==> inputs of 06-25 <==
// riscv_pipe
module riscv_pipe (
	input  wire        CLK,
	input  wire        RSTn,
	output wire [11:0] I_MEM_ADDR,
	input  wire [31:0] I_MEM_DI,
	output wire [11:0] D_MEM_ADDR,
	output wire [31:0] D_MEM_DOUT,
	input  wire [31:0] D_MEM_DI,
	output wire        D_MEM_WEN,
	output wire        RF_WE,
	output wire [4:0]  RF_WA,
	output wire [31:0] RF_WD,
	output wire        HALT
);
	wire [4:0]  ra1, ra2;
	wire [31:0] rd1, rd2;
	RISCV_TOP core (
		.CLK         (CLK),
		.RSTn        (RSTn),
		.I_MEM_CSN   (),
		.I_MEM_DI    (I_MEM_DI),
		.I_MEM_ADDR  (I_MEM_ADDR),
		.D_MEM_CSN   (),
		.D_MEM_DI    (D_MEM_DI),
		.D_MEM_DOUT  (D_MEM_DOUT),
		.D_MEM_ADDR  (D_MEM_ADDR),
		.D_MEM_WEN   (D_MEM_WEN),
		.D_MEM_BE    (),
		.RF_WE       (RF_WE),
		.RF_RA1      (ra1),
		.RF_RA2      (ra2),
		.RF_WA1      (RF_WA),
		.RF_RD1      (rd1),
		.RF_RD2      (rd2),
		.RF_WD       (RF_WD),
		.HALT        (HALT),
		.OUTPUT_PORT ()
	);
	REG_FILE #(
		.DWIDTH (32),
		.MDEPTH (32),
		.AWIDTH (5)
	) rf (
		.CLK  (CLK),
		.WE   (RF_WE),
		.RSTn (RSTn),
		.RA1  (ra1),
		.RA2  (ra2),
  ...
make LEC_CHECK=0 CAP_MARGIN=20 CORE_MARGIN=2 CORE_UTILIZATION=69 CTS_CLUSTER_SIZE=98 SLEW_MARGIN=20 finish   # period 9.63 ns
run.sh (not shown) runs the stock make flow with config.mk's settings and CLKGATE_MAP_FILE=.
==> 08-21: changes against 06-25 <==
--- a/flow/config.mk
+++ b/flow/config.mk
@@ -5,8 +5,15 @@
 export SDC_FILE = /design/flow/constraint.sdc
 export NUM_CORES = 4
 export LEC_CHECK = 0
+export ABC_AREA = 1
 export CAP_MARGIN = 20
+export CELL_PAD_IN_SITES_GLOBAL_PLACEMENT = 2
+export CORE_ASPECT_RATIO = 1.31
 export CORE_MARGIN = 2
-export CORE_UTILIZATION = 69
+export CORE_UTILIZATION = 54
+export CTS_CLUSTER_DIAMETER = 328
 export CTS_CLUSTER_SIZE = 98
+export PLACE_DENSITY = 0.4
+export SETUP_SLACK_MARGIN = 1.85
 export SLEW_MARGIN = 20
+export TNS_END_PERCENT = 5
==> flow/constraint.sdc (replaced) <==
create_clock -name core_clock -period 6.5 [get_ports {CLK}]
set_input_delay 1.3000 -clock core_clock [delete_from_list [all_inputs] [get_ports {CLK}]]
set_output_delay 1.3000 -clock core_clock [all_outputs]
set_load 0.01 [all_outputs]
==> results.cfg <==
; yosys + openroad results
[run_status]
status = stopped before the end
stop_stage = global placement without I/O
error_line = [ERROR GPL-0301] Utilization 103.502 % exceeds 100%.

[floorplan]
die_area_um2 = 145000

[synth]
simple_gate_area_share_pct = 18.9
ys_top_cells_by_count = 1374 x nor2_1, 1343 x nand2_1, 1284 x o21ai_0
That was 08-21.
==> results.cfg <==
; flow metrics
[run_status]
status = timing/DRC/antenna clean

[floorplan]
fp-row-count = 121
die_area_um2 = 113000

[synth]
ys_top_cells_by_count = 1046 x edfxtp_1, 999 x and2_1, 688 x mux4_2
yosysSeqAreaShare_pct = 50.0
simple_gate_area_share_pct = 13.2

[drt]
n_antenna_cell = 44

[final_timing]
finalCritPeriodShare_pct = 62.1

[power]
p_comb_mw = 3.23
p_int_mw = 11.1

[cells_and_area]
nets = 5939
That was 06-25.

---

==> inputs of job 4305 <==
Starting RTL as in the previous note.
Design riscv_pipe, start of the top module:
module riscv_pipe (
	input  wire        CLK,
	input  wire        RSTn,
	output wire [11:0] I_MEM_ADDR,
	input  wire [31:0] I_MEM_DI,
	output wire [11:0] D_MEM_ADDR,
	output wire [31:0] D_MEM_DOUT,
	input  wire [31:0] D_MEM_DI,
	output wire        D_MEM_WEN,
	output wire        RF_WE,
	output wire [4:0]  RF_WA,
	output wire [31:0] RF_WD,
	output wire        HALT
);
	wire [4:0]  ra1, ra2;
	wire [31:0] rd1, rd2;
	RISCV_TOP core (
		.CLK         (CLK),
		.RSTn        (RSTn),
		.I_MEM_CSN   (),
		.I_MEM_DI    (I_MEM_DI),
		.I_MEM_ADDR  (I_MEM_ADDR),
		.D_MEM_CSN   (),
		.D_MEM_DI    (D_MEM_DI),
		.D_MEM_DOUT  (D_MEM_DOUT),
		.D_MEM_ADDR  (D_MEM_ADDR),
		.D_MEM_WEN   (D_MEM_WEN),
		.D_MEM_BE    (),
		.RF_WE       (RF_WE),
		.RF_RA1      (ra1),
		.RF_RA2      (ra2),
		.RF_WA1      (RF_WA),
		.RF_RD1      (rd1),
		.RF_RD2      (rd2),
		.RF_WD       (RF_WD),
		.HALT        (HALT),
		.OUTPUT_PORT ()
	);
	REG_FILE #(
		.DWIDTH (32),
		.MDEPTH (32),
		.AWIDTH (5)
	) rf (
		.CLK  (CLK),
		.WE   (RF_WE),
		.RSTn (RSTn),
		.RA1  (ra1),
		.RA2  (ra2),
		.WA   (RF_WA),
		.WD   (RF_WD),
		.RD1  (rd1),
		.RD2  (rd2)
	);
endmodule
==> flow/config.mk <==
export PLATFORM = sky130hd
export DESIGN_NAME = riscv_pipe
export DESIGN_NICKNAME = riscv_pipe
export VERILOG_FILES = /design/flow/design.v
export SDC_FILE = /design/flow/constraint.sdc
export NUM_CORES = 4
export LEC_CHECK = 0
export CAP_MARGIN = 20
export CORE_MARGIN = 2
export CORE_UTILIZATION = 65
export CTS_CLUSTER_DIAMETER = 41
export SETUP_SLACK_MARGIN = 0.85
export SLEW_MARGIN = 20
==> flow/constraint.sdc <==
create_clock -name core_clock -period 3.37 [get_ports {CLK}]
set_input_delay 0.6740 -clock core_clock [delete_from_list [all_inputs] [get_ports {CLK}]]
set_output_delay 0.6740 -clock core_clock [all_outputs]
set_load 0.01 [all_outputs]
==> job 5789: changes against job 4305 <==
==> flow/config.mk (replaced) <==
export PLATFORM = sky130hd
export DESIGN_NAME = riscv_pipe
export DESIGN_NICKNAME = riscv_pipe
export VERILOG_FILES = /design/flow/design.v
export SDC_FILE = /design/flow/constraint.sdc
export NUM_CORES = 4
export LEC_CHECK = 0
export CAP_MARGIN = 0
export CORE_MARGIN = 2
export CORE_UTILIZATION = 70
export CTS_CLUSTER_DIAMETER = 353
export CTS_CLUSTER_SIZE = 19
export HOLD_SLACK_MARGIN = 0.3
export SETUP_SLACK_MARGIN = -0.18
export SLEW_MARGIN = 20
==> flow/constraint.sdc (replaced) <==
create_clock -name core_clock -period 3.1 [get_ports {CLK}]
set_input_delay 0.6200 -clock core_clock [delete_from_list [all_inputs] [get_ports {CLK}]]
set_output_delay 0.6200 -clock core_clock [all_outputs]
set_load 0.01 [all_outputs]
==> notes <==
- Job 5789 failed in global routing (5_1_grt) on GRT-0232. Job 4305 finished but failed the layout checks on setup timing.
- Against job 4305, the die size of job 5789 is lower by about 7%.
- Synthesized cell count is the same in job 4305 and job 5789.
- Area after synthesis is the same in job 5789 and job 4305.
==> figures <==
item	job 4305	job 5789
Die height	347 um	334 um
Initial core utilization	0.656	0.703
Outcome	failed layout checks	did not finish
Last stage reached	-	global routing (5_1_grt)
Layout check failures	setup timing	-
CORE AREA	116000 um^2	108000 um^2
Post-CTS Setup Repair Bufs	40	33
DIE WIDTH	347 um	334 um
Number of CTS-inserted buffers	166	82
Total placed cells including tap cells	7740	7729
Std-Cell Rows	125	121
RD Place Congestion	1.07	1.05
